## upsample_csc
module upsample_csc (
    input  logic        clk,
    input  logic        resetn,
    input  logic        start,
    output logic        done,
    input  logic [15:0] sram_read_data,
    output logic [15:0] sram_write_data,
    output logic [17:0] sram_address,
    output logic        sram_we_n
);
make LEC_CHECK=0 ABC_AREA=1 CAP_MARGIN=20 CELL_PAD_IN_SITES_DETAIL_PLACEMENT=2 CORE_ASPECT_RATIO=0.58 CORE_MARGIN=4 CORE_UTILIZATION=34 GPL_ROUTABILITY_DRIVEN=0 MAX_ROUTING_LAYER=met5 MIN_ROUTING_LAYER=met1 PLACE_DENSITY_LB_ADDON=0.26 SLEW_MARGIN=20 TNS_END_PERCENT=95 finish   # period 13.1 ns
run.sh (not shown) runs the stock make flow with config.mk's settings and CLKGATE_MAP_FILE=.
Then changed:
ABC_AREA = not set   (was 1)
CELL_PAD_IN_SITES_DETAIL_PLACEMENT = not set   (was 2)
CORE_ASPECT_RATIO = not set   (was 0.58)
CORE_MARGIN = 2   (was 4)
CORE_UTILIZATION = 44   (was 34)
GPL_ROUTABILITY_DRIVEN = not set   (was 0)
MAX_ROUTING_LAYER = not set   (was met5)
MIN_ROUTING_LAYER = not set   (was met1)
PLACE_DENSITY = 0.6   (was not set)
PLACE_DENSITY_LB_ADDON = not set   (was 0.26)
TNS_END_PERCENT = not set   (was 95)
clock period = 10.7 ns   (was 13.1 ns; I/O delays follow)
Result: Global-route usage shrinks by 5.5 points. Routed wire length falls by well over a third. Sequential share of layout area decreases by 0.48 points. Count of clock-buffer cells in the layout is higher by 6. Worst setup slack gets worse by 0.11 ns. Critical path depth went down by 5. First-iteration DRC count came out lower by a quarter to a third. Design area went up by a few percent. Final cell count drops by roughly a tenth. Die size came out lower by a quarter to a third.
Then changed:
CORE_UTILIZATION = 63   (was 44)
CTS_CLUSTER_SIZE = 97   (was not set)
clock period = 9.9 ns   (was 10.7 ns; I/O delays follow)
Now the flow completed, yet does not pass: setup timing. Core utilization climbs by 24 points. Register-to-register slack gets worse by 0.59 ns. Setup slack got worse by 0.59 ns. Critical path depth falls by 2. Clock skew came out higher by 0.020 ns. Synthesized cell count stays the same. Cell area increases by about 3%. Via count came out higher by 3.8%. Count of clock-buffer cells in the layout came out lower by 3. Wire length is higher by about 1%. Global-route usage rises by 10 points.
Then changed:
CORE_UTILIZATION = 40   (was 63)
CTS_CLUSTER_SIZE = not set   (was 97)
SETUP_SLACK_MARGIN = 0.65   (was not set)
clock period = 10.7 ns   (was 9.9 ns; I/O delays follow)
=> The new run finished clean; design area goes down by 2.3%; utilization came out lower by 28 points; final cell count grows by 4.9%; maximum frequency barely changes.
Then changed:
CORE_UTILIZATION = 72   (was 40)
CTS_CLUSTER_SIZE = 97   (was not set)
SETUP_SLACK_MARGIN = not set   (was 0.65)
clock period = 8.25 ns   (was 10.7 ns; I/O delays follow)
The changed run ended with an error in global routing (5_1_grt) on GRT-0232.
Synthesized area does not change.
Die size went down by well over a third.
Synthesized cell count stays the same.
Then changed:
CORE_UTILIZATION = 57   (was 72)
CTS_CLUSTER_SIZE = 99   (was 97)
clock period = 5.5 ns   (was 8.25 ns; I/O delays follow)
Result: Now the flow produced a layout that fails on setup timing. Area after synthesis does not change. Die size increases by a quarter to a third. Synthesized cell count stays the same.

Starting RTL as in the previous note.
make LEC_CHECK=0 CAP_MARGIN=20 CELL_PAD_IN_SITES_DETAIL_PLACEMENT=0 CELL_PAD_IN_SITES_GLOBAL_PLACEMENT=0 CORE_ASPECT_RATIO=0.94 CORE_MARGIN=2 CORE_UTILIZATION=64 CTS_CLUSTER_DIAMETER=305 GPL_TIMING_DRIVEN=0 MAX_ROUTING_LAYER=met4 MIN_ROUTING_LAYER=met2 SETUP_SLACK_MARGIN=2.0 SLEW_MARGIN=20 finish   # period 8.32 ns
The first run died in global routing, error GRT-0116.
Rerun with:
CELL_PAD_IN_SITES_DETAIL_PLACEMENT = default   (was 0)
CELL_PAD_IN_SITES_GLOBAL_PLACEMENT = default   (was 0)
CORE_ASPECT_RATIO = default   (was 0.94)
CORE_UTILIZATION = 14   (was 64)
CTS_CLUSTER_DIAMETER = default   (was 305)
GPL_TIMING_DRIVEN = default   (was 0)
MAX_ROUTING_LAYER = default   (was met4)
MIN_ROUTING_LAYER = default   (was met2)
PLACE_DENSITY = 0.6   (was default)
SETUP_SLACK_MARGIN = default   (was 2.0)
clock period = 11.1 ns   (was 8.32 ns; I/O delays follow)
What happened: The new run went through all stages and came out clean. Synthesized area does not change. Synthesized cell count stays the same. Die size came out higher to 4.5 times its value.
Rerun with:
ABC_AREA = 1   (was default)
CORE_UTILIZATION = 64   (was 14)
clock period = 12.7 ns   (was 11.1 ns; I/O delays follow)
Clock skew barely changes.
Worst setup slack improves by 1.1 ns.
First-iteration DRC count grows by 18%.
Core utilization grows by 52 points.
Via count grows by 5.6%.
Rerun with:
ABC_AREA = default   (was 1)
CORE_UTILIZATION = 40   (was 64)
clock period = 11.0 ns   (was 12.7 ns; I/O delays follow)
The changed run ran to the end with no violations.
Worst setup slack got worse by 1.3 ns.
Wire length is higher by 1.2%.
Non-clock buffer count is higher by 179.
Clock-buffer cell count is lower by 3.
Via count is lower by 4.2%.
Cell area is higher by 3.8%.
Rerun with:
CORE_UTILIZATION = 72   (was 40)
PLACE_DENSITY = 0.64   (was 0.6)
SETUP_SLACK_MARGIN = 1.54   (was default)
TNS_END_PERCENT = 10   (was default)
Final area falls by about 1.2%.
Routed wire length rises by about 5%.
Clock-buffer cell count falls by 3.
Non-clock buffer count falls by 67.
Global-route usage rises by 18 points.
Worst hold slack hardly moves.
Fmax rises by about 2.2%.
Via count rises by 4.2%.
Utilization rises by 36 points.
Sequential share of layout area rises by 0.22 points.
